<file path="design/flow/constraint.sdc">
create_clock -name core_clock -period 13.9 [get_ports {clk}]
set_input_delay 2.7800 -clock core_clock [delete_from_list [all_inputs] [get_ports {clk}]]
set_output_delay 2.7800 -clock core_clock [all_outputs]
set_load 0.01 [all_outputs]
</file>
<file path="design/flow/design.v">
module Adder (
    in1,
    in2,
    out
);
  parameter width = 32;
  input [width - 1:0] in1, in2;
  output [width - 1:0] out;
  assign out = in1 + in2;
endmodule
module MUX (
    in0,
    in1,
    sel,
    out
);
  parameter width = 32;
  input [width - 1:0] in0, in1;
  input sel;
  output [width - 1:0] out;
  assign out = sel ? in1 : in0;
endmodule
module register (
    clk,
    rst,
    en,
    in,
    out
);
  parameter width = 32;
  input clk, rst, en;
  input [width - 1:0] in;
  output reg [width - 1:0] out;
  always @(posedge clk) begin
    if (rst) out <= 0;
    else if (en) out <= in;
  end
endmodule
module status_reg (
    clk,
    rst,
    en,
    in,
    out
);
  input clk, rst, en;
  input [3:0] in;
  output reg [3:0] out;
  always @(negedge clk) begin
    if (rst) out <= 0;
    else if (en) out <= in;
  end
endmodule
module RegisterFile (
    input clk,
    rst,
    input [3:0] src1,
    src2,
    Dest_wb,
    input [31:0] Result_WB,
    input writeBackEn,
    output [31:0] reg1,
    reg2
);
  reg [31:0] reg_file[0:15];
  integer i;
  always @(negedge clk) begin
    if (rst) begin
      for (i = 0; i < 16; i = i + 1) begin
        reg_file[i] <= i;
      end
    end else if (writeBackEn) begin
      reg_file[Dest_wb] <= Result_WB;
    end
  end
  assign reg1 = reg_file[src1];
  assign reg2 = reg_file[src2];
endmodule
module Condition_Check (
    input [3:0] cond,
    SR,
    output reg flag
);
  wire N, Z, C, V;
  assign N = SR[3];
  assign Z = SR[2];
  assign C = SR[1];
  assign V = SR[0];
  parameter [3:0] EQ = 4'd0, NE = 4'd1, CS_HS = 4'd2, CC_LO = 4'd3, MI = 4'd4, 
                PL = 4'd5, VS = 4'd6, VC = 4'd7, HI = 4'd8, LS = 4'd9, 
                GE = 4'd10, LT = 4'd11, GT = 4'd12, LE = 4'd13, AL = 4'd14;
  always @(cond, SR, N, Z, C, V) begin
    flag = 1;
    case (cond)
      EQ: flag = Z;
      NE: flag = ~Z;
      CS_HS: flag = C;
      CC_LO: flag = ~C;
      MI: flag = N;
      PL: flag = ~N;
      VS: flag = V;
      VC: flag = ~V;
      HI: flag = C & (~Z);
      LS: flag = (~C) & Z;
      GE: flag = N == V;
      LT: flag = N != V;
      GT: flag = (~Z) & (N == V);
      LE: flag = Z | (N != V);
      AL: flag = 1;
      default: flag = 1;
    endcase
  end
endmodule
module ControlUnit (
    input [3:0] OP_Code,
    input [1:0] Mode,
    input S_in,
    I_in,
    output reg [3:0] EXE_CMD,
    output reg WB_EN,
    MEM_R_EN,
    MEM_W_EN,
    B_out,
    S_out
);
  parameter [3:0] NOP = 4'd0, MOV = 4'd1, MVN = 4'd2, ADD = 4'd3, ADC = 4'd4, SUB = 4'd5, SBC = 4'd6,
                    AND = 4'd7, ORR = 4'd8, EOR = 4'd9, CMP = 4'd10, TST = 4'd11, LDR = 4'd12, STR = 4'd13, B = 4'd14;
  reg [3:0] operation;
  always @(Mode, OP_Code, S_in, I_in) begin
    operation = NOP;
    S_out = 1'b0;
    case (Mode)
      2'b00: begin
        S_out = S_in;
        case (OP_Code)
          4'b1101: operation = MOV;
          4'b1111: operation = MVN;
          4'b0100: operation = ADD;
          4'b0101: operation = ADC;
          4'b0010: operation = SUB;
          4'b0110: operation = SBC;
          4'b0000: operation = AND;
          4'b1100: operation = ORR;
          4'b0001: operation = EOR;
          4'b1010: operation = CMP;
          4'b1000: operation = TST;
          default: operation = NOP;
        endcase
      end
      2'b01: begin
        case (OP_Code)
          4'b0100: begin
            if (S_in) operation = LDR;
            else operation = STR;
          end
          default: operation = NOP;
        endcase
      end
      2'b10: begin
        if (I_in) operation = B;
        else operation = NOP;
      end
      default: operation = NOP;
    endcase
  end
  always @(operation, S_in) begin
    EXE_CMD = 4'd0;
    WB_EN = 1'b0;
    MEM_R_EN = 1'b0;
    MEM_W_EN = 1'b0;
    B_out = 1'b0;
    case (operation)
      NOP: begin
        EXE_CMD = 4'b0110;
      end
      MOV: begin
        EXE_CMD = 4'b0001;
        WB_EN   = 1'b1;
      end
      MVN: begin
        EXE_CMD = 4'b1001;
        WB_EN   = 1'b1;
      end
      ADD: begin
        EXE_CMD = 4'b0010;
        WB_EN   = 1'b1;
      end
      ADC: begin
        EXE_CMD = 4'b0011;
        WB_EN   = 1'b1;
      end
      SUB: begin
        EXE_CMD = 4'b0100;
        WB_EN   = 1'b1;
      end
      SBC: begin
        EXE_CMD = 4'b0101;
        WB_EN   = 1'b1;
      end
      AND: begin
        EXE_CMD = 4'b0110;
        WB_EN   = 1'b1;
      end
      ORR: begin
        EXE_CMD = 4'b0111;
        WB_EN   = 1'b1;
      end
      EOR: begin
        EXE_CMD = 4'b1000;
        WB_EN   = 1'b1;
      end
      CMP: begin
        EXE_CMD = 4'b0100;
      end
      TST: begin
        EXE_CMD = 4'b0110;
      end
      LDR: begin
        EXE_CMD = 4'b0010;
        MEM_R_EN = 1'b1;
        WB_EN = 1'b1;
      end
      STR: begin
        EXE_CMD  = 4'b0010;
        MEM_W_EN = 1'b1;
      end
      B: begin
        B_out = 1'b1;
      end
    endcase
  end
endmodule
module IF_Stage (
    input clk,
    rst,
    freeze,
    Branch_Taken,
    input [31:0] Branch_Address,
    output [31:0] PC,
    Instruction,
    output [31:0] imem_addr,
    input [31:0] imem_data
);
  wire en;
  assign en = ~freeze;
  wire [31:0] mux_out, pc_out, adder_out, instruction_memory_out;
  register pc (
      clk,
      rst,
      en,
      mux_out,
      pc_out
  );
  MUX mux (
      adder_out,
      Branch_Address,
      Branch_Taken,
      mux_out
  );
  Adder adder (
      32'd4,
      pc_out,
      adder_out
  );
  assign PC = adder_out;
  assign imem_addr = pc_out;
  assign Instruction = imem_data;
endmodule
module IF_Stage_Reg (
    input clk,
    rst,
    freeze,
    flush,
    input [31:0] PC_in,
    Instruction_in,
    output reg [31:0] PC,
    instructions
);
  wire en;
  assign en = ~freeze;
  always @(posedge clk) begin
    if (flush) begin
      PC <= 0;
      instructions <= 0;
    end else if (rst) begin
      PC <= 0;
      instructions <= 0;
    end else if (en) begin
      PC <= PC_in;
      instructions <= Instruction_in;
    end
  end
endmodule
module ID_Stage (
    input clk,
    rst,
    input [31:0] Instruction,
    input [31:0] Result_WB,
    input writeBackEN,
    input [3:0] Dest_wb,
    input hazard,
    input [3:0] SR,
    output WB_EN,
    MEM_R_EN,
    MEM_W_EN,
    B,
    S,
    output [3:0] EXE_CMD,
    output [31:0] Val_Rn,
    Val_Rm,
    output imm,
    output [11:0] Shift_operand,
    output [23:0] Signed_imm_24,
    output [3:0] Dest,
    output [3:0] src1,
    src2,
    output Two_src
);
  wire [3:0] cond, OPCode, Rn, Rm, Rd, rotate_imm, immed_8, CU_EXE_CMD;
  wire [1:0] OPC_mode;
  wire OPC_S, CU_B, CU_S, CU_WB_EN, CU_MEM_R_EN, CU_MEM_W_EN, cond_flag, zero_sel, not_cond_flag;
  assign cond = Instruction[31:28];
  assign OPC_mode = Instruction[27:26];
  assign imm = Instruction[25];
  assign OPCode = Instruction[24:21];
  assign OPC_S = Instruction[20];
  assign Rn = Instruction[19:16];
  assign Rd = Instruction[15:12];
  assign not_cond_flag = ~cond_flag;
  assign zero_sel = not_cond_flag | hazard;
  assign Two_src = (~imm) | MEM_W_EN;
  assign src1 = Rn;
  assign src2 = Rm;
  assign Dest = Instruction[15:12];
  assign Signed_imm_24 = Instruction[23:0];
  assign Shift_operand = Instruction[11:0];
  assign Rm = MEM_W_EN ? Rd : Instruction[3:0];
  assign {EXE_CMD, WB_EN, MEM_R_EN, MEM_W_EN, B, S} = zero_sel ? 9'b0: 
         {CU_EXE_CMD, CU_WB_EN, CU_MEM_R_EN, CU_MEM_W_EN, CU_B, CU_S};
  Condition_Check condition_check (
      cond,
      SR,
      cond_flag
  );
  RegisterFile register_file (
      clk,
      rst,
      Rn,
      Rm,
      Dest_wb,
      Result_WB,
      writeBackEN,
      Val_Rn,
      Val_Rm
  );
  ControlUnit control_unit (
      OPCode,
      OPC_mode,
      OPC_S,
      imm,
      CU_EXE_CMD,
      CU_WB_EN,
      CU_MEM_R_EN,
      CU_MEM_W_EN,
      CU_B,
      CU_S
  );
endmodule
module ID_Stage_Reg (
    input clk,
    rst, freeze,
    flush,
    WB_EN_IN,
    MEM_R_EN_IN,
    MEM_W_EN_IN,
    B_IN,
    S_IN,
    input [3:0] EXE_CMD_IN,
    SR_IN,   
    input [31:0] PC_IN,
    Val_Rn_IN,
    Val_Rm_IN,
    input imm_IN,
    input [11:0] Shift_operand_IN,
    input [23:0] Signed_imm_24_IN,
    input [3:0] Dest_IN,
    Src1_IN,
    Src2_IN,
    output reg WB_EN,
    MEM_R_EN,
    MEM_W_EN,
    B,
    S,
    output reg [3:0] EXE_CMD,
    output reg [31:0] PC,
    Val_Rn,
    Val_Rm,
    output reg imm,
    output reg [11:0] Shift_operand,
    output reg [23:0] Signed_imm_24,
    output reg [3:0] Dest,
    Src1,
    Src2,
    SR_OUT   
);
  always @(posedge clk) begin
    if (flush) begin
      WB_EN <= 0;
      MEM_R_EN <= 0;
      MEM_W_EN <= 0;
      B <= 0;
      S <= 0;
      EXE_CMD <= 0;
      PC <= 0;
      Val_Rn <= 0;
      Val_Rm <= 0;
      imm <= 0;
      Shift_operand <= 0;
      Signed_imm_24 <= 0;
      Dest <= 0;
      Src1 <= 0;
      Src2 <= 0;
      SR_OUT <= 0;
    end else if (rst | flush) begin
      WB_EN <= 0;
      MEM_R_EN <= 0;
      MEM_W_EN <= 0;
      B <= 0;
      S <= 0;
      EXE_CMD <= 0;
      PC <= 0;
      Val_Rn <= 0;
      Val_Rm <= 0;
      imm <= 0;
      Shift_operand <= 0;
      Signed_imm_24 <= 0;
      Dest <= 0;
      Src1 <= 0;
      Src2 <= 0;
      SR_OUT <= 0;
    end else if (~freeze) begin
      WB_EN <= WB_EN_IN;
      MEM_R_EN <= MEM_R_EN_IN;
      MEM_W_EN <= MEM_W_EN_IN;
      B <= B_IN;
      S <= S_IN;
      EXE_CMD <= EXE_CMD_IN;
      PC <= PC_IN;
      Val_Rn <= Val_Rn_IN;
      Val_Rm <= Val_Rm_IN;
      imm <= imm_IN;
      Shift_operand <= Shift_operand_IN;
      Signed_imm_24 <= Signed_imm_24_IN;
      Dest <= Dest_IN;
      Src1 <= Src1_IN;
      Src2 <= Src2_IN;
      SR_OUT <= SR_IN;
    end
  end
endmodule
module Val2Generator (
    input I,
    bypass_rm,
    input [31:0] Val_Rm,
    input [11:0] Shift_operand,
    output reg [31:0] out
);
  parameter [1:0] LSL = 2'b00, LSR = 2'b01, ASR = 2'b10, ROR = 2'b11;
  wire [ 4:0] shift_imm;
  wire [ 1:0] shift;
  wire [ 3:0] rotate_imm;
  wire [ 7:0] immed_8;
  reg  [31:0] shift_buffer;
  assign immed_8 = Shift_operand[7:0];
  assign rotate_imm = Shift_operand[11:8];
  assign shift_imm = Shift_operand[11:7];
  assign shift = Shift_operand[6:5];
  always @(bypass_rm, I, shift, Val_Rm, shift_imm, immed_8, Shift_operand, rotate_imm) begin
    shift_buffer = 0;
    case (bypass_rm)   
      1'b0:
      case (I)
        1'b0: begin
          case (shift)
            LSL: out = Val_Rm << shift_imm;
            LSR: out = Val_Rm >> shift_imm;
            ASR: out = Val_Rm >>> shift_imm;
            ROR: out = Val_Rm << shift_imm | Val_Rm >> 5 - shift_imm;   
          endcase
        end
        1'b1: begin
          shift_buffer = {24'd0, immed_8};
          out = shift_buffer >> (rotate_imm << 1) | shift_buffer << (32 - (rotate_imm << 1));
        end
        default: out = 32'b0;
      endcase
      1'b1: out = {20'b0, Shift_operand};
    endcase
  end
endmodule
module ALU (
    input signed [31:0] in1,
    in2,
    input [3:0] EXE_CMD,
    input C,
    output [3:0] Status_bit,
    output reg signed [31:0] result
);
  parameter [3:0] MOV = 4'b001, MVN = 4'b1001, ADD_LDR_STR = 4'b0010, ADC = 4'b0011, SUB_CMP = 4'b0100, SBC = 4'b0101,
                    AND_TST = 4'b0110, ORR = 4'b0111, EOR = 4'b1000, TST = 4'b0110;
  reg N, Z, Co, V;
  assign Status_bit = {N, Z, Co, V};
  always @(in1, in2, C, EXE_CMD) begin
    N  = 1'b0;
    Z  = 1'b0;
    Co = 1'b0;
    V  = 1'b0;
    case (EXE_CMD)
      MOV:    result = in2;
      MVN:    result = ~in2;
      ADD_LDR_STR:    begin
                {Co,result} = in1 + in2;
                if(in1 > 0 & in2 > 0 & result < 0)
                    V = 1'b1;
                else if(in1 < 0 & in2 < 0 & result > 0)
                    V = 1'b1;
                else if(in1 > 0 & in2 < 0 & result > in1)
                    V = 1'b1;
                else if(in1 < 0 & in2 > 0 & result < in1)
                    V = 1'b1;
            end
      ADC:    begin
                {Co,result} = in1 + in2 + C;
                if(in1 > 0 & in2 > 0 & result < 0)
                    V = 1'b1;
                else if(in1 < 0 & in2 < 0 & result > 0)
                    V = 1'b1;
                else if(in1 > 0 & in2 < 0 & result > in1)
                    V = 1'b1;
                else if(in1 < 0 & in2 > 0 & result < in1)
                    V = 1'b1;
            end
      SUB_CMP:    begin
                result = in1 - in2;
                if(in1 > 0 & in2 < 0 & result < 0)
                    V = 1'b1;
                else if(in1 < 0 & in2 > 0 & result > 0)
                    V = 1'b1;
                else if(in1 > 0 & in2 > 0 & result > in1)
                    V = 1'b1;
                else if (in1 < 0 & in2 < 0 & result < in1)
                    V = 1'b1;
            end
      SBC:    begin
                result = in1 - in2 - (C);
                if(in1 > 0 & in2 < 0 & result < 0)
                    V = 1'b1;
                else if(in1 < 0 & in2 > 0 & result > 0)
                    V = 1'b1;
                else if(in1 > 0 & in2 > 0 & result > in1)
                    V = 1'b1;
                else if (in1 < 0 & in2 < 0 & result < in1)
                    V = 1'b1;
            end
      AND_TST:    result = in1 & in2;
      ORR:    result = in1 | in2;
      EOR:    result = in1 ^ in2;
      default: result = 32'b0;
    endcase
    if (result == 0) Z = 1'b1;
    if (result < 0) N = 1'b1;
  end
endmodule
module EXE_Stage (
    input         clk,
    input  [ 3:0] EXE_CMD,
    input         MEM_R_EN,
    MEM_W_EN,
    input  [31:0] PC,
    Val_Rn,
    Val_Rm,
    ALU_res_in,
    WB_data,   
    input         imm,
    input  [11:0] Shift_operand,
    input  [23:0] Signed_imm_24,
    input  [ 3:0] SR,
    input  [ 1:0] sel_src1,
    sel_src2,   
    output [31:0] ALU_result,
    mux2_out,   
    Br_addr,
    output [ 3:0] status
);
  wire bypass_rm;
  wire [31:0] val2, extended_imm, shifted_imm, mux1_out;
  assign extended_imm = {
    Signed_imm_24[23],
    Signed_imm_24[23],
    Signed_imm_24[23],
    Signed_imm_24[23],
    Signed_imm_24[23],
    Signed_imm_24[23],
    Signed_imm_24[23],
    Signed_imm_24[23],
    Signed_imm_24
  };
  assign shifted_imm = extended_imm << 2;
  assign bypass_rm = MEM_W_EN | MEM_R_EN;
  assign mux1_out = (sel_src1 == 2'b00) ? Val_Rn :   
      (sel_src1 == 2'b01) ? ALU_res_in : (sel_src1 == 2'b10) ? WB_data : Val_Rn;
  assign mux2_out = (sel_src2 == 2'b00) ? Val_Rm :
                    (sel_src2 == 2'b01) ? ALU_res_in :
                    (sel_src2 == 2'b10) ? WB_data :
                    Val_Rm;
  Val2Generator v2gen (
      imm,
      bypass_rm,
      mux2_out,
      Shift_operand,
      val2
  );
  ALU alu (
      mux1_out,
      val2,
      EXE_CMD,
      SR[1],
      status,
      ALU_result
  );
  Adder pc_adder (
      PC,
      shifted_imm,
      Br_addr
  );
endmodule
module EXE_Stage_Reg (
    input clk,
    rst,
    freeze,
    WB_EN_IN,
    MEM_R_EN_IN,
    MEM_W_EN_IN,
    input [31:0] ALU_result_inp,
    ST_val_in,
    input [3:0] Dest_in,
    output reg WB_EN,
    MEM_R_EN,
    MEM_W_EN,
    output reg [31:0] ALU_result,
    Val_Rm,
    output reg [3:0] Dest
);
  always @(posedge clk) begin
    if (rst) {WB_EN, MEM_R_EN, MEM_W_EN, ALU_result, Val_Rm, Dest} <= 71'b0;
    else if (~freeze) begin
      WB_EN <= WB_EN_IN;
      MEM_R_EN <= MEM_R_EN_IN;
      MEM_W_EN <= MEM_W_EN_IN;
      ALU_result <= ALU_result_inp;
      Val_Rm <= ST_val_in;
      Dest <= Dest_in;
    end
  end
endmodule
module Sram_Controller (
    input clk,
    rst,
    wr_en,
    rd_en,
    input [31:0] address,
    writeData,
    output [31:0] readData,
    output ready,
    input [15:0] SRAM_DQ_I,
    output [15:0] SRAM_DQ_O,
    output reg [17:0] SRAM_ADDR,
    output reg SRAM_WE_N
);
  parameter [3:0] idle = 0, writeState0 = 1, writeState1 = 2, readState0 = 3, readState1 = 4, readState2 = 5, readState3 = 6, readState4 = 7;
  reg [3:0] ns, ps;
  reg [15:0] readLSB;
  reg [31:0] res;
  always @* begin
    ns = idle;
    case (ps)
      idle: begin
        if (~wr_en & ~rd_en) ns = idle;
        else if (wr_en) ns = writeState0;
        else ns = readState0;
      end
      writeState0: ns = writeState1;
      writeState1: ns = idle;
      readState0: ns = readState1;
      readState1: ns = readState2;
      readState2: ns = readState3;
      readState3: ns = readState4;
      readState4: ns = idle;
      default: ns = idle;
    endcase
  end
  always @(ps, address) begin
    SRAM_ADDR = 18'b0;
    SRAM_WE_N = 1'b1;
    case (ps)
      writeState0: begin
        SRAM_ADDR = {address[18:2], 1'b0};
        SRAM_WE_N = 1'b0;
      end
      writeState1: begin
        SRAM_ADDR = {address[18:2], 1'b1};
        SRAM_WE_N = 1'b0;
      end
      readState0: begin
        SRAM_ADDR = {address[18:2], 1'b0};
      end
      readState1: begin
        SRAM_ADDR = {address[18:2], 1'b0};
      end
      readState2: begin
        SRAM_ADDR = {address[18:2], 1'b1};
      end
      readState3: begin
        SRAM_ADDR = {address[18:2], 1'b1};
      end
      default: begin
      end
    endcase
  end
  always @(posedge clk) begin
    if (ps == readState1) readLSB <= SRAM_DQ_I;
    if (ps == readState3) res <= {SRAM_DQ_I, readLSB};
  end
  always @(posedge clk) begin
    if (rst) ps <= idle;
    else ps <= ns;
  end
  assign ready = (ns == idle) ? 1'b1 : 1'b0;
  assign readData = res;
  assign SRAM_DQ_O = (ps == writeState1) ? writeData[31:16] : writeData[15:0];
endmodule
module MEM_reg (
    input clk,
    rst,
    freeze,
    WB_en_in,
    MEM_R_en_in,
    input [31:0] ALU_result_in,
    Mem_read_value_in,
    input [3:0] Dest_in,
    output reg WB_en,
    MEM_R_en,
    output reg [31:0] ALU_result,
    Mem_read_value,
    output reg [3:0] Dest
);
  always @(posedge clk) begin
    if (rst) {WB_en, MEM_R_en, ALU_result, Mem_read_value, Dest} <= 70'b0;
    else if (~freeze) begin
      Dest <= Dest_in;
      Mem_read_value <= Mem_read_value_in;
      ALU_result <= ALU_result_in;
      MEM_R_en <= MEM_R_en_in;
      WB_en <= WB_en_in;
    end
  end
endmodule
module WB_Stage (
    input [31:0] ALU_result,
    MEM_result,
    input MEM_R_en,
    output [31:0] out
);
  assign out = MEM_R_en ? MEM_result : ALU_result;
endmodule
module Hazard_Detection_Unit (
    input [3:0] src1,
    src2,
    Exe_Dest,
    input Exe_WB_EN,
    processor_mode,
    input [3:0] Mem_Dest,
    input Mem_WB_EN,
    output reg Hazard_Detected
);
  always @(src1, src2, Exe_WB_EN, Mem_Dest, Mem_WB_EN, Exe_Dest, processor_mode) begin
    Hazard_Detected = 1'b0;
    if (~processor_mode) begin
      if ((Exe_WB_EN & (src1 == Exe_Dest))|
          (Mem_WB_EN & (src1 == Mem_Dest))|
          (Exe_WB_EN & (src2 == Exe_Dest))|
          (Mem_WB_EN & (src2 == Mem_Dest)))
        Hazard_Detected = 1'b1;
    end
  end
endmodule
module Forwarding_Unit (
    input [3:0] WB_dest,
    Mem_Dest,
    src1,
    src2,
    input WB_en,
    Mem_WB_en,
    processor_mode,
    output reg [1:0] sel_src1,
    sel_src2
);
  always @(*) begin
    sel_src1 = 2'd0;
    sel_src2 = 2'd0;
    if (processor_mode) begin
      if (Mem_WB_en) begin
        if (src1 == Mem_Dest) sel_src1 = 2'd1;
        if (src2 == Mem_Dest) sel_src2 = 2'd1;
      end
      if (WB_en) begin
        if (src1 == WB_dest) sel_src1 = 2'd2;
        if (src2 == WB_dest) sel_src2 = 2'd2;
      end
    end
  end
endmodule
module ARM (
    input clk,
    input rst,
    output [31:0] imem_addr,
    input [31:0] imem_data,
    output [17:0] SRAM_ADDR,
    output [15:0] SRAM_DQ_O,
    input [15:0] SRAM_DQ_I,
    output SRAM_WE_N
);
  wire [17:0] SW;
  assign SW = {16'b0, 1'b1, rst};
  wire freeze, flush;
  wire writeBackEN_ID, hazard, WB_EN_ID_Stage,MEM_R_EN_ID_Stage, 
		MEM_W_EN_ID_Stage,B_ID_Stage,S_ID_Stage,imm_ID_Stage, 
		Two_src_ID_Stage, imm_ID_Reg, WB_EN_ID_Reg, MEM_W_EN_ID_Reg,
		MEM_R_EN_ID_Reg, B_ID_Reg, S_ID_Reg;
  wire [31:0] PC_IF_Stage, Inst_IF_Stage, Inst_IF_Reg, 
				Val_Rn_ID_Stage, Val_Rm_ID_Stage, PC_IF_Reg, 
			    PC_ID_Reg, Val_Rn_ID_Reg, Val_Rm_ID_Reg;
  wire [31:0] Result_WB, Mem_res_feedback;
  wire [3:0] Des_wb;
  wire [3:0] EXE_CMD_ID_Stage,EXE_CMD_ID_Reg, Dest_ID_Stage, src1_ID_Stage, src2_ID_Stage, dest_ID_Reg;
  wire [23:0] Signed_imm_24_ID_Stage, Signed_imm_24_ID_Reg;
  wire [11:0] Shift_operand, Shift_operand_ID_Reg;
  wire [3:0] SR, Status_bit;
  wire [31:0] ALU_result_EXE_Reg, Val_Rm_EXE_Reg;
  wire [31:0] MEM_result_MEM_Stage;
  wire [3:0] dest_EXE_Reg, src1_ID_Reg, src2_ID_Reg;
  wire WB_EN_EXE_Reg, MEM_R_EN_EXE_Reg, MEM_W_EN_EXE_Reg, processor_mode;
  wire [31:0] ALU_result_EXE_Stage, Br_addr, Val_Rm_EXE_Stage;
  wire [3:0] status, SR_ID_Reg;
  wire [1:0] fw_sel_src1, fw_sel_src2;
  assign processor_mode = SW[1];
  assign hazard = freeze;
  assign flush = 1'b0;
  assign Mem_res_feedback = MEM_R_EN_EXE_Reg ? MEM_result_MEM_Stage : ALU_result_EXE_Reg;
  wire slow_clk;
  wire Sram_Busy;
  assign slow_clk = clk;
  IF_Stage fetch (
      slow_clk,
      SW[0],
      (freeze | ~Sram_Busy),
      B_ID_Reg,
      Br_addr,
      PC_IF_Stage,
      Inst_IF_Stage,
      imem_addr,
      imem_data
  );
  IF_Stage_Reg if_reg (
      slow_clk,
      SW[0],
      (freeze | ~Sram_Busy),
      flush,
      PC_IF_Stage,
      Inst_IF_Stage,
      PC_IF_Reg,
      Inst_IF_Reg
  );
  ID_Stage decode (
      slow_clk,
      SW[0],
      Inst_IF_Reg,
      Result_WB,
      writeBackEN_ID,
      Des_wb,
      hazard,
      SR,
      WB_EN_ID_Stage,
      MEM_R_EN_ID_Stage,
      MEM_W_EN_ID_Stage,
      B_ID_Stage,
      S_ID_Stage,
      EXE_CMD_ID_Stage,
      Val_Rn_ID_Stage,
      Val_Rm_ID_Stage,
      imm_ID_Stage,
      Shift_operand,
      Signed_imm_24_ID_Stage,
      Dest_ID_Stage,
      src1_ID_Stage,
      src2_ID_Stage,
      Two_src_ID_Stage
  );
  ID_Stage_Reg id_reg (
      slow_clk,
      SW[0],
      (~Sram_Busy),
      flush,
      WB_EN_ID_Stage,
      MEM_R_EN_ID_Stage,
      MEM_W_EN_ID_Stage,
      B_ID_Stage,
      S_ID_Stage,
      EXE_CMD_ID_Stage,
      SR,
      PC_IF_Reg,
      Val_Rn_ID_Stage,
      Val_Rm_ID_Stage,
      imm_ID_Stage,
      Shift_operand,
      Signed_imm_24_ID_Stage,
      Dest_ID_Stage,
      src1_ID_Stage,
      src2_ID_Stage,
      WB_EN_ID_Reg,
      MEM_R_EN_ID_Reg,
      MEM_W_EN_ID_Reg,
      B_ID_Reg,
      S_ID_Reg,
      EXE_CMD_ID_Reg,
      PC_ID_Reg,
      Val_Rn_ID_Reg,
      Val_Rm_ID_Reg,
      imm_ID_Reg,
      Shift_operand_ID_Reg,
      Signed_imm_24_ID_Reg,
      dest_ID_Reg,
      src1_ID_Reg,
      src2_ID_Reg,
      SR_ID_Reg
  );
  status_reg Status_Register (
      slow_clk,
      SW[0],
      S_ID_Reg,
      Status_bit,
      SR
  );
  EXE_Stage execute (
      slow_clk,
      EXE_CMD_ID_Reg,
      MEM_R_EN_ID_Reg,
      MEM_W_EN_ID_Reg,
      PC_ID_Reg,
      Val_Rn_ID_Reg,
      Val_Rm_ID_Reg,
      Mem_res_feedback,
      Result_WB,
      imm_ID_Reg,
      Shift_operand_ID_Reg,
      Signed_imm_24_ID_Reg,
      SR_ID_Reg,
      fw_sel_src1,
      fw_sel_src2,
      ALU_result_EXE_Stage,
      Val_Rm_EXE_Stage,
      Br_addr,
      Status_bit
  );
  EXE_Stage_Reg EX_Reg (
      slow_clk,
      SW[0],
      (~Sram_Busy),
      WB_EN_ID_Reg,
      MEM_R_EN_ID_Reg,
      MEM_W_EN_ID_Reg,
      ALU_result_EXE_Stage,
      Val_Rm_EXE_Stage,
      dest_ID_Reg,
      WB_EN_EXE_Reg,
      MEM_R_EN_EXE_Reg,
      MEM_W_EN_EXE_Reg,
      ALU_result_EXE_Reg,
      Val_Rm_EXE_Reg,
      dest_EXE_Reg
  );
  wire MEM_R_en_MEM_Reg;
  wire [31:0] ALU_result_MEM_Reg, Mem_read_value_MEM_Reg;
  MEM_reg mem_reg (
      slow_clk,
      SW[0],
      (~Sram_Busy),
      (~Sram_Busy) ? (1'b0) : (WB_EN_EXE_Reg),
      MEM_R_EN_EXE_Reg,
      ALU_result_EXE_Reg,
      MEM_result_MEM_Stage,
      dest_EXE_Reg,
      writeBackEN_ID,
      MEM_R_en_MEM_Reg,
      ALU_result_MEM_Reg,
      Mem_read_value_MEM_Reg,
      Des_wb
  );
  WB_Stage wb_stage (
      ALU_result_MEM_Reg,
      Mem_read_value_MEM_Reg,
      MEM_R_en_MEM_Reg,
      Result_WB
  );
  Hazard_Detection_Unit hdu (
      src1_ID_Stage,
      src2_ID_Stage,
      dest_ID_Reg,
      WB_EN_ID_Reg,
      processor_mode,
      dest_EXE_Reg,
      WB_EN_EXE_Reg,
      freeze
  );
  Forwarding_Unit fwu (
      Des_wb,
      dest_EXE_Reg,
      src1_ID_Reg,
      src2_ID_Reg,
      writeBackEN_ID,
      WB_EN_EXE_Reg,
      processor_mode,
      fw_sel_src1,
      fw_sel_src2
  );
  Sram_Controller SC (
      slow_clk,
      SW[0],
      MEM_W_EN_EXE_Reg,
      MEM_R_EN_EXE_Reg,
      ALU_result_EXE_Reg,
      Val_Rm_EXE_Reg,
      MEM_result_MEM_Stage,
      Sram_Busy,
      SRAM_DQ_I,
      SRAM_DQ_O,
      SRAM_ADDR,
      SRAM_WE_N
  );
endmodule
</file>
<file path="design/flow/run.sh">
#!/bin/bash
# the make line also repeats each setting of config.mk as NAME=value (left out here)
make -C /OpenROAD-flow-scripts/flow DESIGN_CONFIG=/design/flow/config.mk WORK_HOME=/design/flow/orfs CLKGATE_MAP_FILE= finish
</file>
<file path="design/flow/config.mk">
export PLATFORM = sky130hd
export DESIGN_NAME = ARM
export DESIGN_NICKNAME = ARM
export VERILOG_FILES = /design/flow/design.v
export SDC_FILE = /design/flow/constraint.sdc
export NUM_CORES = 4
export LEC_CHECK = 0
export CAP_MARGIN = 20
export CORE_MARGIN = 2
export CORE_UTILIZATION = 53
export SETUP_SLACK_MARGIN = -1.03
export SLEW_MARGIN = 20
</file>
==> results.cfg, run 1 <==
; flow metrics
[die]
dieArea_sq_um = 127000
core-area_sq_um = 123000
floorplan.rows = 129
pin_count = 117
die_w_um = 356
die_y_um = 356
fp_util = 0.532

[synthesis]
ys_cells = 6978
synthMuxAreaShare = 0.155
top_cell = nor2_1
synth_nets = 7354
netlist_area_sq_um = 65700
yosysTopAreaCellShare = 0.256
async_flop_share = 0
synth-edff-count = 560
ys_seq_share = 0.374
yosysWarningCount = 14
synth_cells = 6978
simple_gate_share = 0.169
synth-main-ff-cell = edfxtp_1
synth.distinct_cells = 101
top_cells_by_area = edfxtp_1 (26%), mux4_2 (13%), dfxtp_1 (12%), ha_1 (6.1%), nor2_1 (5.8%)
ys_sh_xor = 0.0254
synthTopLogicFamily = simple AND/OR/NAND/NOR gates
synth_area_per_cell_sq_um = 9.42
synth_flop_count = 948
top_area_cell = edfxtp_1
yosys.stat.chipArea_sq_um = 65700
yosys-top-cells-count = nor2_1 (1020), nand2_1 (792), edfxtp_1 (560)
fa_ha_area_frac = 0.0628
aoi_share = 0.169

[clock_tree]
ctsHoldBuffers = 0
htreeDepth = 3
cts.path.max_buffers = 3
cts.root.buffer_cell = clkbuf_16
cts_sinks = 948
numCtsBuffers = 99

[placement]
dp_hpwl_um = 266000
gp_congestion = 1.21
dp_slack_ps = -2730
portBuffers = 116
dpl_cell_area_sq_um = 81100

[status]
stop_error = [ERROR GRT-0116] Global routing finished with congestion. Check the congestion regions in the DRC Viewer.
haltStage = global routing (5_1_grt)
outcome = did not finish

[global_routing]
track_usage = 0.737
overflow = 217
-- what timing repair did --
item / in CTS
cloned: 2
pin swaps: 34
gates resized: 139
setup endpoints to repair: 2
buffers inserted: 47
-- per-stage QoR --
| step | instances | hold WS [ps] | utilization | total power [mW] |
|---|---|---|---|---|
| CTS | 10698 | 389 | 0.709 | 13.3 |
| floorplan | 6978 | 388 | - | 6.08 |
| detailed placement | 9950 | 402 | 0.656 | 9.40 |
| global placement | 9950 | 393 | 0.656 | 9.33 |
-- per-layer routing --
layer / GRT overflow / track usage
met4: 99 / 0.741
met5: 1 / 0.334
met1: 5 / 0.726
met2: 110 / 0.919
met3: 2 / 0.566
==> run 2: changes to the inputs <==
- CORE_UTILIZATION: 53 -> 58
- PLACE_DENSITY: unset -> 0.6
- SETUP_SLACK_MARGIN: -1.03 -> 0.4
- TNS_END_PERCENT: unset -> 5
- clock period: 13.9 -> 17.1 ns (I/O delays scaled with it)
==> run 2 against run 1 <==
The flow again stops in global routing (5_1_grt). Die size decreased by 8.5%. Synthesized cell count unchanged. Synthesized area unchanged.
==> results.cfg, run 2 <==
; flow metrics
[die]
fp_util = 0.584
die_w_um = 341
core-area_sq_um = 112000
die_y_um = 341
floorplan.rows = 123
pin_count = 117
dieArea_sq_um = 116000

[placement]
portBuffers = 116
gp_congestion = 1.18
dp_slack_ps = -666
dp_hpwl_um = 252000
dpl_cell_area_sq_um = 77600
dp.cells = 9401

[synthesis]
aoi_share = 0.169
synthTopLogicFamily = simple AND/OR/NAND/NOR gates
yosysWarningCount = 14
yosys-top-cells-count = nor2_1 (1020), nand2_1 (792), edfxtp_1 (560)
ys_seq_share = 0.374
ys_cells = 6978
ys_sh_xor = 0.0254
synth_area_per_cell_sq_um = 9.42
top_area_cell = edfxtp_1
simple_gate_share = 0.169
top_cell = nor2_1
yosysTopAreaCellShare = 0.256
synth-main-ff-cell = edfxtp_1
synth.distinct_cells = 101
fa_ha_area_frac = 0.0628
synth-edff-count = 560
netlist_area_sq_um = 65700
synth_nets = 7354
yosys.stat.chipArea_sq_um = 65700
synthMuxAreaShare = 0.155
synth_cells = 6978
synth_flop_count = 948
top_cells_by_area = edfxtp_1 (26%), mux4_2 (13%), dfxtp_1 (12%), ha_1 (6.1%), nor2_1 (5.8%)
async_flop_share = 0

[status]
stop_error = [ERROR GRT-0116] Global routing finished with congestion. Check the congestion regions in the DRC Viewer.
outcome = did not finish
haltStage = global routing (5_1_grt)

[clock_tree]
cts.root.buffer_cell = clkbuf_16
ctsHoldBuffers = 0
cts_sinks = 948
cts.path.max_buffers = 3
numCtsBuffers = 97
htreeDepth = 3

[global_routing]
overflow = 553
track_usage = 0.800
==> run 2: what timing repair did <==
action / in CTS
pin swaps: 27
resized: 110
gates cloned: 1
endpoints found under the setup margin: 2
buffers inserted: 13
==> run 2: metrics by stage <==
| step | hold slack [ps] | utilization |
|---|---|---|
| floorplan | 388 | - |
| global placement | 391 | 0.690 |
| detailed placement | 417 | 0.690 |
| CTS | 433 | 0.743 |
==> run 2: metal layers <==
layer | overflow | GRT usage
met1 | 16 | 0.806
met2 | 272 | 0.938
met3 | 32 | 0.668
met4 | 229 | 0.796
met5 | 4 | 0.386
==> run 3: changes to the inputs <==
- CAP_MARGIN: 20 -> 25
- CELL_PAD_IN_SITES_DETAIL_PLACEMENT: unset -> 2
- CELL_PAD_IN_SITES_GLOBAL_PLACEMENT: unset -> 1
- CORE_UTILIZATION: 58 -> 44
- GPL_ROUTABILITY_DRIVEN: unset -> 1
- PLACE_DENSITY: 0.6 -> 0.37
- SETUP_SLACK_MARGIN: 0.4 -> 5.0
- TNS_END_PERCENT: 5 -> unset
- clock period: 17.1 -> 27.8 ns (I/O delays scaled with it)
==> run 3 against run 2 <==
The flow stops in clock tree synthesis (4_1_cts). Die size increased by 31%. Synthesized cell count unchanged. Synthesized area stayed put.
==> results.cfg, run 3 <==
; flow metrics
[die]
fp_util = 0.444
dieArea_sq_um = 153000
die_y_um = 391
floorplan.rows = 141
die_w_um = 391
pin_count = 117
core-area_sq_um = 148000

[placement]
dp_hpwl_um = 282000
dp.cells = 8746
gp_congestion = 1.06
portBuffers = 116

[synthesis]
aoi_share = 0.169
synthTopLogicFamily = simple AND/OR/NAND/NOR gates
ys_seq_share = 0.374
synth_nets = 7354
fa_ha_area_frac = 0.0628
yosysWarningCount = 14
synth-edff-count = 560
yosysTopAreaCellShare = 0.256
ys_sh_xor = 0.0254
simple_gate_share = 0.169
ys_cells = 6978
synth_flop_count = 948
top_cells_by_area = edfxtp_1 (26%), mux4_2 (13%), dfxtp_1 (12%), ha_1 (6.1%), nor2_1 (5.8%)
synth_cells = 6978
synth.distinct_cells = 101
yosys-top-cells-count = nor2_1 (1020), nand2_1 (792), edfxtp_1 (560)
top_cell = nor2_1
synthMuxAreaShare = 0.155
synth-main-ff-cell = edfxtp_1
yosys.stat.chipArea_sq_um = 65700
top_area_cell = edfxtp_1
netlist_area_sq_um = 65700
synth_area_per_cell_sq_um = 9.42
async_flop_share = 0

[status]
stop_error = [ERROR DPL-0033] detailed placement checks failed during check placement.
outcome = did not finish
haltStage = clock tree synthesis (4_1_cts)
run 3: through the flow:
stage	setup slack, ps	area, sq um	hold WS [ps]	util	total power [mW]
2_1_floorplan	5010	65700	388	-	3.03
3_3_place_gp	2080	69700	393	0.471	3.96
3_5_place_dp	1970	69700	405	0.471	4.05
==> run 4: changes to the inputs <==
- CAP_MARGIN: 25 -> 20
- CELL_PAD_IN_SITES_DETAIL_PLACEMENT: 2 -> unset
- CELL_PAD_IN_SITES_GLOBAL_PLACEMENT: 1 -> unset
- CORE_UTILIZATION: 44 -> 57
- GPL_ROUTABILITY_DRIVEN: 1 -> unset
- PLACE_DENSITY: 0.37 -> unset
- SETUP_SLACK_MARGIN: 5.0 -> -1.03
- clock period: 27.8 -> 11.4 ns (I/O delays scaled with it)
==> run 4 against run 3 <==
The flow stops in global routing (5_1_grt). Synthesized area unchanged. Die size decreased by 23%. Synthesized cell count unchanged.
==> results.cfg, run 4 <==
; flow metrics
[die]
pin_count = 117
die_w_um = 344
die_y_um = 344
core-area_sq_um = 114000
fp_util = 0.575
dieArea_sq_um = 118000
floorplan.rows = 124

[synthesis]
top_cell = nor2_1
ys_sh_xor = 0.0254
synth_area_per_cell_sq_um = 9.42
synth_cells = 6978
synth.distinct_cells = 101
fa_ha_area_frac = 0.0628
simple_gate_share = 0.169
yosys-top-cells-count = nor2_1 (1020), nand2_1 (792), edfxtp_1 (560)
synth_flop_count = 948
yosysTopAreaCellShare = 0.256
synth_nets = 7354
ys_cells = 6978
async_flop_share = 0
top_area_cell = edfxtp_1
synthTopLogicFamily = simple AND/OR/NAND/NOR gates
yosysWarningCount = 14
top_cells_by_area = edfxtp_1 (26%), mux4_2 (13%), dfxtp_1 (12%), ha_1 (6.1%), nor2_1 (5.8%)
synthMuxAreaShare = 0.155
yosys.stat.chipArea_sq_um = 65700
ys_seq_share = 0.374
aoi_share = 0.169
synth-edff-count = 560
netlist_area_sq_um = 65700
synth-main-ff-cell = edfxtp_1

[placement]
dp_hpwl_um = 252000
gp_congestion = 1.18
portBuffers = 116
dp.cells = 9832
dpl_cell_area_sq_um = 81300

[clock_tree]
cts.path.max_buffers = 3
cts.root.buffer_cell = clkbuf_16
numCtsBuffers = 97
cts_sinks = 948
ctsHoldBuffers = 0
htreeDepth = 3

[global_routing]
overflow = 444
track_usage = 0.815

[status]
haltStage = global routing (5_1_grt)
outcome = did not finish
stop_error = [ERROR GRT-0116] Global routing finished with congestion. Check the congestion regions in the DRC Viewer.
-- run 4: routing by layer --
| metal | GRT usage | GRT overflow |
|---|---|---|
| met5 | 0.449 | 4 |
| met4 | 0.811 | 198 |
| met3 | 0.714 | 19 |
| met2 | 0.945 | 206 |
| met1 | 0.804 | 17 |
-- run 4: repair_timing --
item	4_1_cts
resized	162
endpoints found under the setup margin	4
pin swaps	31
hold endpoints to repair	0
gates cloned	2
buffers inserted	25
-- run 4: through the flow --
step	setup TNS [ps]	worst slack, ps
3_5_place_dp	-10350	-3800
4_1_cts	-7840	-3000
2_1_floorplan	-3610	-1960
3_3_place_gp	-10260	-3740
==> run 5: changes to the inputs <==
- CAP_MARGIN: 20 -> 15
- CORE_UTILIZATION: 57 -> 66
- SETUP_SLACK_MARGIN: -1.03 -> 3.72
- clock period: 11.4 -> 16.1 ns (I/O delays scaled with it)
==> run 5 against run 4 <==
The run again fails in global routing (5_1_grt). Die size is 13% lower. Synthesized area did not move. Synthesized cell count unchanged.
==> results.cfg, run 5 <==
; flow metrics
[clock_tree]
numCtsBuffers = 97
cts.root.buffer_cell = clkbuf_16
cts.path.max_buffers = 3
htreeDepth = 3
cts_sinks = 948

[synthesis]
synth-main-ff-cell = edfxtp_1
top_cell = nor2_1
synth_area_per_cell_sq_um = 9.42
yosys.stat.chipArea_sq_um = 65700
fa_ha_area_frac = 0.0628
yosys-top-cells-count = nor2_1 (1020), nand2_1 (792), edfxtp_1 (560)
synth_nets = 7354
ys_cells = 6978
yosysTopAreaCellShare = 0.256
yosysWarningCount = 14
ys_seq_share = 0.374
async_flop_share = 0
synth_flop_count = 948
synthTopLogicFamily = simple AND/OR/NAND/NOR gates
netlist_area_sq_um = 65700
synth-edff-count = 560
aoi_share = 0.169
synth_cells = 6978
simple_gate_share = 0.169
synthMuxAreaShare = 0.155
synth.distinct_cells = 101
top_area_cell = edfxtp_1
ys_sh_xor = 0.0254
top_cells_by_area = edfxtp_1 (26%), mux4_2 (13%), dfxtp_1 (12%), ha_1 (6.1%), nor2_1 (5.8%)

[die]
core-area_sq_um = 98600
pin_count = 117
die_y_um = 320
floorplan.rows = 115
die_w_um = 320
fp_util = 0.667
dieArea_sq_um = 102000

[placement]
gp_congestion = 1.33
dp_hpwl_um = 224000
dp_slack_ps = -866
dp.cells = 9173
portBuffers = 116

[status]
stop_error = [ERROR GRT-0116] Global routing finished with congestion. Check the congestion regions in the DRC Viewer.
haltStage = global routing (5_1_grt)
outcome = did not finish

[global_routing]
track_usage = 0.974
overflow = 4987
==> run 5: repair_timing <==
action / in CTS
pin swaps: 66
endpoints found under the hold margin: 0
resized: 259
hold buffers: 0
endpoints found under the setup margin: 948
gates cloned: 28
buffers inserted: 67
==> run 5: routing by layer <==
metal / track usage / overflow
met1: 0.924 / 360
met2: 1.10 / 2809
met3: 0.884 / 456
met4: 1.01 / 1282
met5: 0.755 / 80
==> run 5: per-stage QoR <==
stage,total power [mW],hold WS [ps],area [sq um],util
4_1_cts,10.9,446,85600,0.868
3_5_place_dp,7.58,405,77800,0.790
3_3_place_gp,7.46,391,77800,0.790
2_1_floorplan,5.31,388,67100,-
==> run 6: changes to the inputs <==
- CAP_MARGIN: 15 -> 20
- CORE_UTILIZATION: 66 -> 53
- PLACE_DENSITY: unset -> 0.6
- SETUP_SLACK_MARGIN: 3.72 -> 4.69
- clock period: 16.1 -> 16.9 ns (I/O delays scaled with it)
==> run 6 against run 5 <==
The flow again stops in global routing (5_1_grt). Synthesized cell count unchanged. Synthesized area unchanged. Die size increased by 24%.
==> results.cfg, run 6 <==
; flow metrics
[synthesis]
yosys-top-cells-count = nor2_1 (1020), nand2_1 (792), edfxtp_1 (560)
ys_cells = 6978
top_cells_by_area = edfxtp_1 (26%), mux4_2 (13%), dfxtp_1 (12%), ha_1 (6.1%), nor2_1 (5.8%)
synth.distinct_cells = 101
top_cell = nor2_1
async_flop_share = 0
top_area_cell = edfxtp_1
yosysWarningCount = 14
yosys.stat.chipArea_sq_um = 65700
ys_seq_share = 0.374
simple_gate_share = 0.169
synth-edff-count = 560
synth_area_per_cell_sq_um = 9.42
synth-main-ff-cell = edfxtp_1
synth_cells = 6978
aoi_share = 0.169
ys_sh_xor = 0.0254
fa_ha_area_frac = 0.0628
netlist_area_sq_um = 65700
synth_flop_count = 948
synthMuxAreaShare = 0.155
synthTopLogicFamily = simple AND/OR/NAND/NOR gates
yosysTopAreaCellShare = 0.256
synth_nets = 7354

[clock_tree]
cts.path.max_buffers = 3
htreeDepth = 3
ctsHoldBuffers = 0
cts.root.buffer_cell = clkbuf_16
numCtsBuffers = 99
cts_sinks = 948

[die]
dieArea_sq_um = 127000
core-area_sq_um = 123000
pin_count = 117
fp_util = 0.532
die_w_um = 356
die_y_um = 356
floorplan.rows = 129

[placement]
dp_hpwl_um = 250000
dp_slack_ps = -720
portBuffers = 116
gp_congestion = 1.18
dpl_cell_area_sq_um = 79100
dp.cells = 9597

[status]
outcome = did not finish
stop_error = [ERROR GRT-0116] Global routing finished with congestion. Check the congestion regions in the DRC Viewer.
haltStage = global routing (5_1_grt)

[global_routing]
overflow = 13
track_usage = 0.652
[run 6: routing by layer]
metal	GRT overflow	global-route usage
met1	0	0.666
met4	5	0.649
met3	0	0.409
met2	8	0.873
met5	0	0.158
[run 6: stage by stage]
stage | hold slack (ps) | power, mW
floorplan | 388 | 5.06
global placement | 398 | 7.51
detailed placement | 401 | 7.55
CTS | 343 | 10.7
[run 6: repair_timing]
action	4_1_cts
gates cloned	2
resized	273
setup endpoints to repair	1064
pin swaps	80
buffers inserted	58
==> run 7: changes to the inputs <==
- ABC_AREA: unset -> 1
- CORE_UTILIZATION: 53 -> 66
- PLACE_DENSITY: 0.6 -> 0.95
- SETUP_SLACK_MARGIN: 4.69 -> 3.07
- clock period: 16.9 -> 10.4 ns (I/O delays scaled with it)
==> run 7 against run 6 <==
The run again fails in global routing (5_1_grt). Die size is 21% lower. Synthesized cell count is 28% higher. Synthesized area is 1.4% lower.
==> results.cfg, run 7 <==
; flow metrics
[synthesis]
yosysWarningCount = 14
synth-main-ff-cell = edfxtp_1
top_area_cell = edfxtp_1
synthMuxAreaShare = 0.00728
synth_nets = 9275
top_cell = nor2_1
async_flop_share = 0
fa_ha_area_frac = 0.0637
ys_sh_xor = 0.0232
netlist_area_sq_um = 64800
yosysTopAreaCellShare = 0.259
synthTopLogicFamily = simple AND/OR/NAND/NOR gates
aoi_share = 0.200
ys_cells = 8899
synth.distinct_cells = 77
yosys-top-cells-count = nor2_1 (1620), nand2_1 (1443), o21ai_0 (1022)
synth-edff-count = 560
synth_cells = 8899
simple_gate_share = 0.248
top_cells_by_area = edfxtp_1 (26%), dfxtp_1 (12%), nor2_1 (9.4%), nand2_1 (8.4%), o21ai_0 (7.9%)
synth_flop_count = 948
ys_seq_share = 0.379
yosys.stat.chipArea_sq_um = 64800
synth_area_per_cell_sq_um = 7.29

[placement]
portBuffers = 116
gp_congestion = 1.35
dp_hpwl_um = 214000
dpl_cell_area_sq_um = 76300
dp.cells = 11017

[status]
outcome = did not finish
haltStage = global routing (5_1_grt)
stop_error = [ERROR GRT-0116] Global routing finished with congestion. Check the congestion regions in the DRC Viewer.

[die]
core-area_sq_um = 97000
die_y_um = 317
floorplan.rows = 114
die_w_um = 317
fp_util = 0.668
pin_count = 117
dieArea_sq_um = 101000

[clock_tree]
cts_sinks = 948
numCtsBuffers = 94
ctsHoldBuffers = 0
cts.path.max_buffers = 3
cts.root.buffer_cell = clkbuf_16
htreeDepth = 3

[global_routing]
overflow = 8458
track_usage = 1.04
run 7: stage by stage:
step	setup TNS (ps)	hold WS [ps]	setup slack, ps
global placement	-3750	401	-1830
detailed placement	-5160	405	-2310
floorplan	-727	398	-727
CTS	-4610	423	-1880
run 7: per-layer routing:
metal,GRT overflow,global-route usage
met1,726,0.944
met3,772,0.940
met5,77,0.856
met4,1680,1.08
met2,5203,1.22
run 7: timing repair:
item,in CTS
setup endpoints to repair,1073
gates resized,524
gates cloned,29
buffers inserted,74
pin swaps,155
==> run 8: changes to the inputs <==
- CORE_UTILIZATION: 66 -> 72
- CTS_CLUSTER_DIAMETER: unset -> 399
- CTS_CLUSTER_SIZE: unset -> 10
- HOLD_SLACK_MARGIN: unset -> -0.09
- PLACE_DENSITY: 0.95 -> unset
- PLACE_DENSITY_LB_ADDON: unset -> 0.22
- SETUP_SLACK_MARGIN: 3.07 -> 3.48
- TNS_END_PERCENT: unset -> 10
- clock period: 10.4 -> 11.7 ns (I/O delays scaled with it)
==> run 8 against run 7 <==
The run again fails in global routing (5_1_grt). Die size down 8.2%. Synthesized area unchanged. Synthesized cell count stayed put.
==> results.cfg, run 8 <==
; flow metrics
[status]
outcome = did not finish
haltStage = global routing (5_1_grt)
stop_error = [ERROR GRT-0116] Global routing finished with congestion. Check the congestion regions in the DRC Viewer.

[die]
dieArea_sq_um = 92500
die_y_um = 304
core-area_sq_um = 89600
pin_count = 117
fp_util = 0.724
die_w_um = 304
floorplan.rows = 110

[placement]
gp_congestion = 1.34
dp_hpwl_um = 199000
portBuffers = 116

[synthesis]
synthMuxAreaShare = 0.00728
synth_area_per_cell_sq_um = 7.29
synth-main-ff-cell = edfxtp_1
ys_cells = 8899
simple_gate_share = 0.248
synth.distinct_cells = 77
ys_sh_xor = 0.0232
yosysTopAreaCellShare = 0.259
synth-edff-count = 560
ys_seq_share = 0.379
top_area_cell = edfxtp_1
synthTopLogicFamily = simple AND/OR/NAND/NOR gates
synth_flop_count = 948
top_cells_by_area = edfxtp_1 (26%), dfxtp_1 (12%), nor2_1 (9.4%), nand2_1 (8.4%), o21ai_0 (7.9%)
synth_nets = 9275
synth_cells = 8899
yosys.stat.chipArea_sq_um = 64800
yosys-top-cells-count = nor2_1 (1620), nand2_1 (1443), o21ai_0 (1022)
top_cell = nor2_1
fa_ha_area_frac = 0.0637
aoi_share = 0.200
async_flop_share = 0
yosysWarningCount = 14
netlist_area_sq_um = 64800

[global_routing]
overflow = 4197
track_usage = 0.983

[clock_tree]
cts.root.buffer_cell = clkbuf_16
cts.path.max_buffers = 3
cts_sinks = 948
numCtsBuffers = 104
ctsHoldBuffers = 0
htreeDepth = 3
-- run 8: routing by layer --
metal  GRT overflow  track usage
met1            381        0.937
met2           2505         1.11
met3            324        0.904
met4            950         1.00
met5             37        0.799
-- run 8: repair_timing --
item / 4_1_cts
gates resized: 239
cloned: 3
setup endpoints to repair: 1065
pin swaps: 38
buffers inserted: 19
-- run 8: per-stage QoR --
step | power [mW] | cell area, sq um | setup WS, ps | util | std cells
4_1_cts | 42.8 | 81700 | -1140 | 0.912 | 11565
3_5_place_dp | 36.6 | 75600 | -1200 | 0.843 | 10860
3_3_place_gp | 35.2 | 75600 | -958 | 0.843 | 10860
2_1_floorplan | 21.3 | 65400 | -77.0 | - | 8899
==> run 9: changes to the inputs <==
- CELL_PAD_IN_SITES_GLOBAL_PLACEMENT: unset -> 1
- CORE_ASPECT_RATIO: unset -> 0.86
- CORE_MARGIN: 2 -> 4
- CORE_UTILIZATION: 72 -> 55
- CTS_CLUSTER_DIAMETER: 399 -> 344
- CTS_CLUSTER_SIZE: 10 -> 29
- HOLD_SLACK_MARGIN: -0.09 -> unset
- MAX_ROUTING_LAYER: unset -> met5
- MIN_ROUTING_LAYER: unset -> met2
- PLACE_DENSITY_LB_ADDON: 0.22 -> 0.23
- SETUP_SLACK_MARGIN: 3.48 -> 2.1
- SLEW_MARGIN: 20 -> 15
- TNS_END_PERCENT: 10 -> 55
- clock period: 11.7 -> 26.1 ns (I/O delays scaled with it)
==> run 9 against run 8 <==
The flow again stops in global routing (5_1_grt). Die size rose by 34%. Synthesized area did not move. Synthesized cell count did not move.
==> results.cfg, run 9 <==
; flow metrics
[synthesis]
top_area_cell = edfxtp_1
async_flop_share = 0
synthMuxAreaShare = 0.00728
ys_sh_xor = 0.0232
synth_nets = 9275
yosys-top-cells-count = nor2_1 (1620), nand2_1 (1443), o21ai_0 (1022)
netlist_area_sq_um = 64800
synth_flop_count = 948
yosys.stat.chipArea_sq_um = 64800
synth-main-ff-cell = edfxtp_1
ys_seq_share = 0.379
top_cells_by_area = edfxtp_1 (26%), dfxtp_1 (12%), nor2_1 (9.4%), nand2_1 (8.4%), o21ai_0 (7.9%)
aoi_share = 0.200
synth_area_per_cell_sq_um = 7.29
yosysTopAreaCellShare = 0.259
ys_cells = 8899
synth.distinct_cells = 77
synthTopLogicFamily = simple AND/OR/NAND/NOR gates
yosysWarningCount = 14
simple_gate_share = 0.248
fa_ha_area_frac = 0.0637
top_cell = nor2_1
synth_cells = 8899
synth-edff-count = 560

[clock_tree]
cts.path.max_buffers = 3
cts_sinks = 948
cts_resized = 0
htreeDepth = 2
numCtsBuffers = 38
cts.root.buffer_cell = clkbuf_16
ctsHoldBuffers = 0
post_cts_buffers = 0

[die]
dieArea_sq_um = 123000
die_y_um = 326
die_w_um = 378
core-area_sq_um = 117000
floorplan.rows = 116
pin_count = 117
fp_util = 0.556

[global_routing]
overflow = 18
track_usage = 0.770

[status]
outcome = did not finish
haltStage = global routing (5_1_grt)
stop_error = [ERROR GRT-0116] Global routing finished with congestion. Check the congestion regions in the DRC Viewer.

[placement]
dp.cells = 10111
dp_hpwl_um = 200000
gp_congestion = 1.31
portBuffers = 116
dpl_cell_area_sq_um = 66900
## run 9: stage by stage
| step | setup slack (ps) | utilization |
|---|---|---|
| 3_5_place_dp | 3390 | 0.573 |
| 3_3_place_gp | 3630 | 0.573 |
| 2_1_floorplan | 5690 | - |
| 4_1_cts | 3420 | 0.600 |
## run 9: metal layers
layer | GRT usage | overflow
met4 | 0.572 | 2
met3 | 0.882 | 12
met1 | - | -
met5 | 0.650 | 4
met2 | 0.792 | 0
==> run 10: changes to the inputs <==
- ABC_AREA: 1 -> unset
- CELL_PAD_IN_SITES_GLOBAL_PLACEMENT: 1 -> unset
- CORE_ASPECT_RATIO: 0.86 -> unset
- CORE_MARGIN: 4 -> 2
- CORE_UTILIZATION: 55 -> 58
- CTS_CLUSTER_DIAMETER: 344 -> unset
- CTS_CLUSTER_SIZE: 29 -> unset
- MAX_ROUTING_LAYER: met5 -> unset
- MIN_ROUTING_LAYER: met2 -> unset
- PLACE_DENSITY: unset -> 0.6
- PLACE_DENSITY_LB_ADDON: 0.23 -> unset
- SETUP_SLACK_MARGIN: 2.1 -> 3.27
- SLEW_MARGIN: 15 -> 20
- TNS_END_PERCENT: 55 -> 5
- clock period: 26.1 -> 21.0 ns (I/O delays scaled with it)
==> run 10 against run 9 <==
Synthesized cell count decreased by 22%. Die size decreased by 6.0%. Synthesized area increased by 1.4%. The run again fails in global routing (5_1_grt).
==> results.cfg, run 10 <==
; flow metrics
[global_routing]
overflow = 1753
track_usage = 0.866

[clock_tree]
ctsHoldBuffers = 0
cts_sinks = 948
numCtsBuffers = 98
cts.root.buffer_cell = clkbuf_16
htreeDepth = 3
cts.path.max_buffers = 3

[synthesis]
synth-edff-count = 560
top_cells_by_area = edfxtp_1 (26%), mux4_2 (13%), dfxtp_1 (12%), ha_1 (6.1%), nor2_1 (5.8%)
async_flop_share = 0
synth_area_per_cell_sq_um = 9.42
top_area_cell = edfxtp_1
synth_cells = 6978
netlist_area_sq_um = 65700
ys_seq_share = 0.374
ys_sh_xor = 0.0254
yosysTopAreaCellShare = 0.256
ys_cells = 6978
synth_flop_count = 948
synth_nets = 7354
fa_ha_area_frac = 0.0628
aoi_share = 0.169
top_cell = nor2_1
yosys-top-cells-count = nor2_1 (1020), nand2_1 (792), edfxtp_1 (560)
synthTopLogicFamily = simple AND/OR/NAND/NOR gates
synth-main-ff-cell = edfxtp_1
simple_gate_share = 0.169
synth.distinct_cells = 101
synthMuxAreaShare = 0.155
yosysWarningCount = 14
yosys.stat.chipArea_sq_um = 65700

[status]
outcome = did not finish
stop_error = [ERROR GRT-0116] Global routing finished with congestion. Check the congestion regions in the DRC Viewer.
haltStage = global routing (5_1_grt)

[die]
pin_count = 117
floorplan.rows = 123
dieArea_sq_um = 116000
core-area_sq_um = 112000
fp_util = 0.584
die_y_um = 341
die_w_um = 341

[placement]
dp_slack_ps = 522
portBuffers = 116
gp_congestion = 1.13
dp_hpwl_um = 243000
## run 10: per-layer routing
metal	track usage	overflow
met5	0.618	45
met4	0.856	517
met3	0.774	206
met2	0.974	807
met1	0.860	178
## run 10: per-stage QoR
stage | std cells | instance area (sq um) | hold slack (ps) | util | total power [mW]
2_1_floorplan | 6978 | 66400 | 388 | - | 4.05
3_3_place_gp | 8727 | 72700 | 395 | 0.646 | 5.60
3_5_place_dp | 8727 | 72700 | 405 | 0.646 | 5.63
4_1_cts | 9634 | 82600 | 399 | 0.735 | 8.37
## run 10: repair_timing
action | 4_1_cts
pin swaps | 129
setup buffers | 196
setup endpoints to repair | 4
cloned | 13
resized | 492
==> run 11: changes to the inputs <==
- CORE_UTILIZATION: 58 -> 57
- CTS_CLUSTER_DIAMETER: unset -> 332
- CTS_CLUSTER_SIZE: unset -> 95
- SETUP_SLACK_MARGIN: 3.27 -> 0.4
- TNS_END_PERCENT: 5 -> unset
- clock period: 21.0 -> 11.6 ns (I/O delays scaled with it)
==> run 11 against run 10 <==
The flow again stops in global routing (5_1_grt). Synthesized cell count is the same. Synthesized area did not move. Die size grew 1.7%.
==> results.cfg, run 11 <==
; flow metrics
[status]
outcome = did not finish
haltStage = global routing (5_1_grt)
stop_error = [ERROR GRT-0116] Global routing finished with congestion. Check the congestion regions in the DRC Viewer.

[die]
floorplan.rows = 124
fp_util = 0.575
pin_count = 117
die_y_um = 344
die_w_um = 344
dieArea_sq_um = 118000
core-area_sq_um = 114000

[synthesis]
synthMuxAreaShare = 0.155
netlist_area_sq_um = 65700
ys_seq_share = 0.374
yosys-top-cells-count = nor2_1 (1020), nand2_1 (792), edfxtp_1 (560)
ys_sh_xor = 0.0254
synth_cells = 6978
synth-main-ff-cell = edfxtp_1
yosysTopAreaCellShare = 0.256
synth_flop_count = 948
top_cells_by_area = edfxtp_1 (26%), mux4_2 (13%), dfxtp_1 (12%), ha_1 (6.1%), nor2_1 (5.8%)
async_flop_share = 0
ys_cells = 6978
top_area_cell = edfxtp_1
synth_nets = 7354
simple_gate_share = 0.169
aoi_share = 0.169
yosys.stat.chipArea_sq_um = 65700
synth-edff-count = 560
synth_area_per_cell_sq_um = 9.42
top_cell = nor2_1
synth.distinct_cells = 101
yosysWarningCount = 14
synthTopLogicFamily = simple AND/OR/NAND/NOR gates
fa_ha_area_frac = 0.0628

[global_routing]
track_usage = 0.710
overflow = 207

[clock_tree]
cts.root.buffer_cell = clkbuf_16
htreeDepth = 1
numCtsBuffers = 13
cts.path.max_buffers = 3
cts_sinks = 948

[placement]
dp_slack_ps = -3400
gp_congestion = 1.20
portBuffers = 116
dp_hpwl_um = 254000
run 11: through the flow:
stage	power, mW	util	cells	hold WS [ps]	instance area (sq um)
3_3_place_gp	11.0	0.712	9847	392	81400
3_5_place_dp	11.1	0.712	9847	407	81400
2_1_floorplan	7.35	-	6978	388	66400
4_1_cts	13.2	0.740	10403	474	84600
run 11: metal layers:
metal / track usage / GRT overflow
met5: 0.210 / 1
met4: 0.701 / 97
met2: 0.905 / 105
met1: 0.719 / 0
met3: 0.514 / 4
run 11: repair_timing:
| item | in CTS |
|---|---|
| endpoints found under the setup margin | 13 |
| gates resized | 113 |
| hold buffers | 0 |
| pin swaps | 32 |
| gates cloned | 1 |
| setup buffers | 18 |
==> run 12: changes to the inputs <==
- CORE_UTILIZATION: 57 -> 72
- CTS_CLUSTER_DIAMETER: 332 -> 399
- CTS_CLUSTER_SIZE: 95 -> 96
- PLACE_DENSITY: 0.6 -> 0.38
- clock period: 11.6 -> 11.7 ns (I/O delays scaled with it)
==> run 12 against run 11 <==
The flow stops in detailed placement (3_5_place_dp). Synthesized cell count did not move. Die size fell by 21%. Synthesized area did not move.
==> results.cfg, run 12 <==
; flow metrics
[synthesis]
synth-edff-count = 560
ys_sh_xor = 0.0254
netlist_area_sq_um = 65700
synth_cells = 6978
top_cell = nor2_1
aoi_share = 0.169
async_flop_share = 0
yosysWarningCount = 14
synth_area_per_cell_sq_um = 9.42
top_cells_by_area = edfxtp_1 (26%), mux4_2 (13%), dfxtp_1 (12%), ha_1 (6.1%), nor2_1 (5.8%)
synthTopLogicFamily = simple AND/OR/NAND/NOR gates
ys_seq_share = 0.374
yosys.stat.chipArea_sq_um = 65700
yosysTopAreaCellShare = 0.256
yosys-top-cells-count = nor2_1 (1020), nand2_1 (792), edfxtp_1 (560)
fa_ha_area_frac = 0.0628
ys_cells = 6978
top_area_cell = edfxtp_1
synth-main-ff-cell = edfxtp_1
synth_nets = 7354
synth_flop_count = 948
simple_gate_share = 0.169
synthMuxAreaShare = 0.155
synth.distinct_cells = 101

[die]
dieArea_sq_um = 93700
die_y_um = 306
core-area_sq_um = 90300
die_w_um = 306
pin_count = 117
fp_util = 0.728
floorplan.rows = 110

[status]
haltStage = detailed placement (3_5_place_dp)
stop_error = [ERROR DPL-0033] detailed placement checks failed during check placement.
outcome = did not finish

[placement]
portBuffers = 116
gp_congestion = 1.46
==> run 12: per-stage QoR <==
stage | TNS [ps] | cells | hold WS, ps | worst slack [ps]
after floorplan | -3040 | 6978 | 388 | -1810
after global placement | -6990 | 9352 | 390 | -2530
No activity file was given, so power comes from the tool's default toggle rates.
